// calculator
module calculator (input CLOCK_50,
							input RESET,
							input KEYPRESSED,
							input [3:0] KEYCODE,
							input [3:0] KEY,
							output [0:6] HEX0, HEX1, HEX2, HEX3, HEX4, HEX5, HEX6, HEX7
							);
		wire clockmain = CLOCK_50;
		wire rst = RESET;
		wire [3:0] keycode = KEYCODE;
		wire keystrobe;
		wire load_A, load_B;
		wire bksp_A, bksp_B;
		posedgetrigger keypressedge (.clock(clockmain), .rst(rst), .signal(KEYPRESSED), .strobe(keystrobe));
		wire dig_strobe, reset_strobe, ex_strobe, op_strobe, sub_strobe;
		wire [3:0] dig_code;
		wire [1:0] op_code;
		inputhandler keypad (
			.keystrobe(keystrobe),
			.keycode(keycode),
			.dig_strobe(dig_strobe),
			.reset_strobe(reset_strobe),
			.ex_strobe(ex_strobe),
			.op_strobe(op_strobe),
			.sub_strobe(sub_strobe),
			.dig_code(dig_code),
			.op_code(op_code)
		);
		wire bksp_strobe, MS_strobe, MR_strobe, MC_strobe;
		PBhandler PB (
			.KEY(KEY),
			.clock(clockmain),
			.rst(rst),
			.bksp_strobe(bksp_strobe),
			.MS_strobe(MS_strobe),
			.MR_strobe(MR_strobe),
			.MC_strobe(MC_strobe)
		);
		wire [1:0] display_select;
		wire load_op, reset_state, execute, load_A_mem, load_B_mem, load_mem, clear_mem;
		control FSM (
			.dig_in(dig_strobe),
			.reset_in(reset_strobe),
  ...
Size: about 8,900 cells after synthesis, ~0.051 mm^2 of cells after synthesis.
make LEC_CHECK=0 ABC_AREA=1 CAP_MARGIN=20 CORE_MARGIN=2 CORE_UTILIZATION=72 CTS_CLUSTER_DIAMETER=180 CTS_CLUSTER_SIZE=96 PLACE_DENSITY=0.42 SLEW_MARGIN=20 TNS_END_PERCENT=10 finish   # period 21.3 ns
run.sh (not shown) runs the stock make flow with config.mk's settings and CLKGATE_MAP_FILE=.
The first run aborted during 5_1_grt.
Rerun with:
CORE_UTILIZATION = 65   (was 72)
CTS_CLUSTER_DIAMETER = default   (was 180)
CTS_CLUSTER_SIZE = default   (was 96)
MAX_ROUTING_LAYER = met4   (was default)
PLACE_DENSITY = default   (was 0.42)
TNS_END_PERCENT = default   (was 10)
clock period = 30.7 ns   (was 21.3 ns; I/O delays follow)
The changed run passed the timing, DRC and antenna checks.
Synthesized cell count stays the same.
Synthesized area does not change.
Die size rose by 11%.
Rerun with:
CORE_UTILIZATION = 68   (was 65)
CTS_CLUSTER_SIZE = 34   (was default)
MAX_ROUTING_LAYER = default   (was met4)
clock period = 21.4 ns   (was 30.7 ns; I/O delays follow)
The new run never finished: it broke off in 5_1_grt (ODB-0269); synthesized area does not change; die size is lower by 4.4%; synthesized cell count is unchanged.
Rerun with:
CORE_UTILIZATION = 71   (was 68)
CTS_CLUSTER_SIZE = default   (was 34)
MAX_ROUTING_LAYER = met4   (was default)
clock period = 24.2 ns   (was 21.4 ns; I/O delays follow)
Outcome:
- The changed run failed in 5_1_grt
- synthesized area stays the same
- die area drops by about 4%
- synthesized cell count is unchanged
Rerun with:
CORE_UTILIZATION = 40   (was 71)
MAX_ROUTING_LAYER = default   (was met4)
clock period = 50.0 ns   (was 24.2 ns; I/O delays follow)
What happened: The new run ran to the end with no violations; die area went up by 76%; synthesized cell count is unchanged; synthesized area stays the same.
Rerun with:
ABC_AREA = 0   (was 1)
CORE_UTILIZATION = 24   (was 40)
HOLD_SLACK_MARGIN = 0.27   (was default)
Result: Worst hold slack gets better by 8.8 ps; clock skew falls by 20 ps; routed wire length rises by about 2%; die area rises by about 70%; utilization falls by 17 points; synthesized area rises by 4.3%; cell area rises by about 7%; clock-buffer cell count rises by 2.

========
== v47 ==
Starting RTL as in the previous note.
clock: 50.0 ns
lec_check: 0
abc_area: 1
cap_margin: 20
core_aspect_ratio: 0.79
core_margin: 2
core_utilization: 40
setup_slack_margin: 1.74
slew_margin: 25
v47 finished end to end and its layout was clean on timing, DRC and antenna.
Inputs modified between v47 and v51:
- setting CELL_PAD_IN_SITES_GLOBAL_PLACEMENT to 2 for the first time
- changing CORE_MARGIN from 2 to 9
- setting PLACE_DENSITY_LB_ADDON to 0.18 for the first time
- setting CELL_PAD_IN_SITES_DETAIL_PLACEMENT to 2 for the first time
- changing ABC_AREA from 1 to 0
- changing CORE_ASPECT_RATIO from 0.79 to 1.03
- changing CORE_UTILIZATION from 40 to 23
Findings:
- Having completed the whole flow, v51 delivered a layout that passed the timing, DRC and antenna checks.
- v51 gives less post-route core utilization than v47 did.
- v51 vs. v47: final cycle utilization of the critical path climbed 14 points.
Inputs modified between v51 and v45:
- SETUP_SLACK_MARGIN: 1.74 -> unset
- CTS_CLUSTER_SIZE: unset -> 10
- PLACE_DENSITY_LB_ADDON: 0.18 -> unset
- TNS_END_PERCENT: unset -> 5
- CORE_MARGIN: 9 -> 2
- CELL_PAD_IN_SITES_DETAIL_PLACEMENT: 2 -> unset
- CELL_PAD_IN_SITES_GLOBAL_PLACEMENT: 2 -> unset
- SLEW_MARGIN: 25 -> 20
- CORE_UTILIZATION: 23 -> 40
- CORE_ASPECT_RATIO: 1.03 -> unset
Notes after the runs:
Both conditions hold for v45: the flow ran to the end and the final layout passed the timing, DRC and antenna checks.
Taking v51 as the reference point, the tally of non-filler cells in the final layout of v45 falls by about 13%.
v45 vs v51: detailed-route wire length on metal 1 down
Sort v51 and v45 by count of cell instances traversed by the critical path desc -> top: v45
Relative to v45, the following input files were edited for v14:
- CORE_ASPECT_RATIO newly set to 1.03
- SLEW_MARGIN changed from 20 to 25
- CELL_PAD_IN_SITES_GLOBAL_PLACEMENT newly set to 3
- TNS_END_PERCENT removed (was 5)
- CORE_UTILIZATION changed from 40 to 23
- SETUP_SLACK_MARGIN newly set to 1.74
- ABC_AREA changed from 0 to 1
- CTS_CLUSTER_SIZE removed (was 10)
### Flow results
Per the final summary, v14 finished and its layout is clean on timing, DRC and antenna. v14 packs its core more loosely than v45. Going from v45 to v14, non-filler instance count after layout grew by more than a quarter. Changes observed in v14 relative to v45: met1 routed wirelength after detailed routing rose about 32%, first-pass GRT wire length rose about 22%. met5 as the highest metal layer with signal wires was reported by v45, and met4 by v14.
### v14 -> v22
- SETUP_SLACK_MARGIN no longer set, was 1.74
- SLEW_MARGIN now 20, was 25
- CORE_UTILIZATION now 44, was 23
- CELL_PAD_IN_SITES_GLOBAL_PLACEMENT no longer set, was 3
- CORE_ASPECT_RATIO no longer set, was 1.03
- the clock period (ns, I/O delays scaled along) now 33.3, was 50.0
Notes after the runs:
- The higher first-pass GRT wire length came out of v14.
- In v22, period utilization is higher than in v14.
- For buffers plus inverters on the worst setup path, dividing the value from v14 by the value from v22 gives 1.07.
- On sequential standard cell area, v14 and v22 are basically level.
- v22 against v14: post-route clock skew fell by 28 ps; count of non-filler cells in the finished layout now smaller.
- The insertion delay to the later sink of the worst-skew pair of v22 falls short of that of v14 by 70 ps.
- In v22, the clock-cell share of area came out 0.25 points below the value in v14.
- Final cell area: v22 below v14
[inputs] v36 vs v22
- CTS_CLUSTER_SIZE now 95, previously not set
- CORE_UTILIZATION now 66, was 44
- the clock period (ns, I/O delays scaled along) now 71.7, was 33.3
## What came out
- The worst setup slack number comes out higher for v36 vs v22.
- Changes observed in v36 relative to v22: register area roughly the same; adder-cell area share of the yosys netlist roughly the same.
- Of v36 and v22, v36 shows the higher wire length on met3, with v22 below it.
- The higher final instance area of v36 and v22 is in v22.
- v36 ended with less placed cell count than v22.

========
calculator again, from the RTL that the note above started with.
// calculator
module calculator (input CLOCK_50,
							input RESET,
							input KEYPRESSED,
							input [3:0] KEYCODE,
							input [3:0] KEY,
							output [0:6] HEX0, HEX1, HEX2, HEX3, HEX4, HEX5, HEX6, HEX7
							);
Settings: LEC_CHECK=0, ABC_AREA=1, CAP_MARGIN=20, CORE_ASPECT_RATIO=0.5, CORE_MARGIN=2, CORE_UTILIZATION=72, CTS_CLUSTER_DIAMETER=376, CTS_CLUSTER_SIZE=99, PLACE_DENSITY=0.38, SETUP_SLACK_MARGIN=5.0, SLEW_MARGIN=20; clock period 21.5 ns.
The first run stopped in global routing (GRT-0116).
Rerun with:
- CORE_ASPECT_RATIO: 0.5 -> default
- CORE_UTILIZATION: 72 -> 31
- CTS_CLUSTER_DIAMETER: 376 -> default
- CTS_CLUSTER_SIZE: 99 -> default
- PLACE_DENSITY: 0.38 -> default
- SETUP_SLACK_MARGIN: 5.0 -> default
- clock period: 21.5 -> 38.4 ns (I/O delays scaled with it)
Effect: The changed run went through all stages and came out clean; synthesized area does not change; die area goes up by 130%; synthesized cell count is unchanged.
Rerun with:
- CORE_UTILIZATION: 31 -> 59
- PLACE_DENSITY_LB_ADDON: default -> 0.0
- clock period: 38.4 -> 59.3 ns (I/O delays scaled with it)
Area after synthesis does not change; count of clock-buffer cells in the layout decreases by 2; routed wire length came out lower by 2.4%.
Rerun with:
- CORE_UTILIZATION: 59 -> 69
- PLACE_DENSITY_LB_ADDON: 0.0 -> default
- clock period: 59.3 -> 37.2 ns (I/O delays scaled with it)
The changed run finished clean.
Worst setup slack loses 19 ns.
Register-to-register slack loses 19 ns.
Count of clock-buffer cells in the layout came out lower by 3.
Flip-flop count stays the same.
Clock skew came out lower by 0.0074 ns.
Final cell count came out lower slightly.
Cell area hardly moves.
First-iteration DRC count came out higher by roughly a tenth.
Wire length came out higher slightly.
Area after synthesis does not change.

========
calculator again, from the RTL that the note above started with.
clock: 68.8 ns
lec_check: 0
abc_area: 1
cap_margin: 40
cell_pad_in_sites_global_placement: 0
core_margin: 2
core_utilization: 70
cts_cluster_diameter: 53
place_density: 0.48
setup_slack_margin: 5.0
slew_margin: 0
tns_end_percent: 5
Next try:
Settings changed: CAP_MARGIN 40 to 20, CELL_PAD_IN_SITES_GLOBAL_PLACEMENT 0 to default, CORE_UTILIZATION 70 to 11, CTS_CLUSTER_DIAMETER 53 to default, PLACE_DENSITY 0.48 to default, SETUP_SLACK_MARGIN 5.0 to default, SLEW_MARGIN 0 to 20, TNS_END_PERCENT 5 to default.
Clock period 68.8 ns to 71.7 ns, I/O delays scaled along.
Register-to-register slack is better by 2300 ps.
Critical path depth fell by 3.
Worst hold slack is better by 3.7 ps.
Clock skew fell by 8.7 ps.
Fmax fell by 1.5%.
Worst setup slack is better by 2300 ps.
Next try:
Settings changed: CELL_PAD_IN_SITES_GLOBAL_PLACEMENT from default to 0, CORE_UTILIZATION 11 to 70, CTS_CLUSTER_DIAMETER from default to 53, SETUP_SLACK_MARGIN from default to 5.0, SLEW_MARGIN 20 to 0.
Outcome: The changed run produced a clean layout. Register-to-register slack gets worse by 40 ps. Clock skew goes down by 8.3 ps. Synthesized area is unchanged. Cell count goes down by 35%. Worst setup slack gets worse by 37 ps. Synthesized cell count does not change.
Next try:
Settings changed: CELL_PAD_IN_SITES_GLOBAL_PLACEMENT 0 to default, CORE_UTILIZATION 70 to 40, CTS_CLUSTER_DIAMETER 53 to default, SLEW_MARGIN 0 to 20.
Clock period 71.7 ns to 38.4 ns, I/O delays scaled along.
Outcome:
- The changed run finished with timing, DRC and antenna clean
- non-clock buffer count came out higher by 56
- setup slack degrades by 27000 ps
- wire length went up by 3.3%
- via count decreases by 3.6%
- critical path depth is higher by 4
- synthesized cell count does not change
- cell area goes up by 3.4%
- cell count rises by 7.8%
Next try:
Settings changed: ABC_AREA 1 to 0, CORE_ASPECT_RATIO from default to 1.21, SETUP_SLACK_MARGIN 5.0 to default.
Clock period 38.4 ns to 50.0 ns, I/O delays scaled along.
Cell area increases by a few percent. Hold slack improves by 14 ps. Routed wire length increases by a little under a tenth. Critical path depth increases by 9.

========
calculator again, from the RTL that the note above started with.
clock: 26.6 ns
lec_check: 0
abc_area: 1
cap_margin: 0
core_margin: 2
core_utilization: 72
cts_cluster_diameter: 256
max_routing_layer: met4
setup_slack_margin: 3.31
slew_margin: 20
The baseline ended with an error in 5_1_grt, error GRT-0232.
==> next run, changes <==
- CAP_MARGIN: 0 -> 5
- CORE_UTILIZATION: 72 -> 65
- CTS_CLUSTER_DIAMETER: 256 -> not set
- SETUP_SLACK_MARGIN: 3.31 -> not set
- clock period: 26.6 -> 24.6 ns (I/O delays scaled with it)
Outcome:
- The new run produced a layout that fails on setup timing
- die area came out higher by roughly a tenth
- synthesized area is unchanged
- synthesized cell count stays the same
==> next run, changes <==
- CORE_ASPECT_RATIO: not set -> 0.71
- CORE_UTILIZATION: 65 -> 71
- CTS_CLUSTER_DIAMETER: not set -> 297
- CTS_CLUSTER_SIZE: not set -> 40
- clock period: 24.6 -> 23.3 ns (I/O delays scaled with it)
Outcome:
- The new run did not get past 5_1_grt with GRT-0232
- area after synthesis is unchanged
- die area is lower by a little under a tenth
- synthesized cell count is unchanged
==> next run, changes <==
- CORE_ASPECT_RATIO: 0.71 -> not set
- CTS_CLUSTER_SIZE: 40 -> not set
- clock period: 23.3 -> 27.3 ns (I/O delays scaled with it)
=> The new run finished but failed the layout checks on setup timing. Die size is about the same. Synthesized area is unchanged. Synthesized cell count is unchanged.
==> next run, changes <==
- CAP_MARGIN: 5 -> 20
- CORE_UTILIZATION: 71 -> 40
- CTS_CLUSTER_DIAMETER: 297 -> not set
- MAX_ROUTING_LAYER: met4 -> not set
- clock period: 27.3 -> 38.4 ns (I/O delays scaled with it)
The new run went through all stages and came out clean.
First-iteration DRC count shrinks by 35%.
Global-route usage shrinks by 19 points.
Die area grows by 76%.
Via count shrinks by 9.7%.
Utilization shrinks by 39 points.
Final area shrinks by 6.9%.

========
calculator again, from the RTL that the note above started with.
make LEC_CHECK=0 ABC_AREA=1 CAP_MARGIN=20 CELL_PAD_IN_SITES_DETAIL_PLACEMENT=2 CELL_PAD_IN_SITES_GLOBAL_PLACEMENT=2 CORE_ASPECT_RATIO=1.68 CORE_MARGIN=3 CORE_UTILIZATION=40 CTS_CLUSTER_SIZE=64 GPL_TIMING_DRIVEN=1 MAX_ROUTING_LAYER=met4 MIN_ROUTING_LAYER=met2 SLEW_MARGIN=20 finish   # period 69.1 ns
The baseline never finished: it broke off in detailed placement.
Change:
CAP_MARGIN = 5   (was 20)
CELL_PAD_IN_SITES_DETAIL_PLACEMENT = not set   (was 2)
CELL_PAD_IN_SITES_GLOBAL_PLACEMENT = not set   (was 2)
CORE_ASPECT_RATIO = not set   (was 1.68)
CORE_MARGIN = 2   (was 3)
CORE_UTILIZATION = 71   (was 40)
CTS_CLUSTER_SIZE = not set   (was 64)
GPL_TIMING_DRIVEN = not set   (was 1)
MIN_ROUTING_LAYER = not set   (was met2)
clock period = 24.6 ns   (was 69.1 ns; I/O delays follow)
Result: Now the flow stopped in global routing. Synthesized area is unchanged. Synthesized cell count stays the same. Die size decreases by well over a third.

========
Starting RTL as in the previous note.
==> flow/config.mk <==
export PLATFORM = sky130hd
export DESIGN_NAME = calculator
export DESIGN_NICKNAME = calculator
export VERILOG_FILES = /design/flow/design.v
export SDC_FILE = /design/flow/constraint.sdc
export NUM_CORES = 4
export LEC_CHECK = 0
export ABC_AREA = 0
export CAP_MARGIN = 20
export CELL_PAD_IN_SITES_GLOBAL_PLACEMENT = 1
export CORE_ASPECT_RATIO = 0.5
export CORE_MARGIN = 3
export CORE_UTILIZATION = 64
export CTS_CLUSTER_DIAMETER = 53
export PLACE_DENSITY = 0.48
export SETUP_SLACK_MARGIN = 5.0
export SLEW_MARGIN = 0
==> flow/constraint.sdc <==
create_clock -name core_clock -period 58.1 [get_ports {CLOCK_50}]
set_input_delay 11.6200 -clock core_clock [delete_from_list [all_inputs] [get_ports {CLOCK_50}]]
set_output_delay 11.6200 -clock core_clock [all_outputs]
set_load 0.01 [all_outputs]
The baseline ran to the end with no violations.
Rerun with:
- CORE_ASPECT_RATIO: 0.5 -> 2.0
- CORE_UTILIZATION: 64 -> 19
- SETUP_SLACK_MARGIN: 5.0 -> -2.0
Worst setup slack gets worse by 2.3 ns.
Clock skew goes down by 0.0042 ns.
Via count goes down by a few percent.
Rerun with:
- CELL_PAD_IN_SITES_GLOBAL_PLACEMENT: 1 -> not set
- CORE_ASPECT_RATIO: 2.0 -> not set
- CORE_MARGIN: 3 -> 2
- CORE_UTILIZATION: 19 -> 56
- CTS_CLUSTER_DIAMETER: 53 -> not set
- PLACE_DENSITY: 0.48 -> 0.89
- SETUP_SLACK_MARGIN: -2.0 -> not set
- SLEW_MARGIN: 0 -> 20
- clock period: 58.1 -> 50.0 ns (I/O delays scaled with it)
Result: Area after synthesis does not change. Setup slack is worse by 3.0 ns. Via count goes up by 3.8%. Final area is lower by 5.7%.
Rerun with:
- ABC_AREA: 0 -> not set
- CELL_PAD_IN_SITES_GLOBAL_PLACEMENT: not set -> 2
- CORE_UTILIZATION: 56 -> 40
- CTS_CLUSTER_SIZE: not set -> 84
- GPL_TIMING_DRIVEN: not set -> 0
- PLACE_DENSITY: 0.89 -> not set
What happened:
- sequential share of layout area came out lower by 0.26 points
- final area came out higher by 3.1%
- setup slack gets better by 0.18 ns
- synthesized cell count does not change
Rerun with:
- ABC_AREA: not set -> 1
- CAP_MARGIN: 20 -> 15
- CELL_PAD_IN_SITES_GLOBAL_PLACEMENT: 2 -> not set
- CORE_ASPECT_RATIO: not set -> 1.03
- CORE_UTILIZATION: 40 -> 23
- CTS_CLUSTER_SIZE: 84 -> not set
- GPL_TIMING_DRIVEN: 0 -> not set
- SETUP_SLACK_MARGIN: not set -> 1.74
- SLEW_MARGIN: 20 -> 25
Outcome: Critical path depth fell by 36; setup slack improved by 9.4 ns; global-route usage fell by 13 points; register-to-register slack improved by 9.4 ns; clock skew fell by 0.0097 ns; die size rose by 66%.
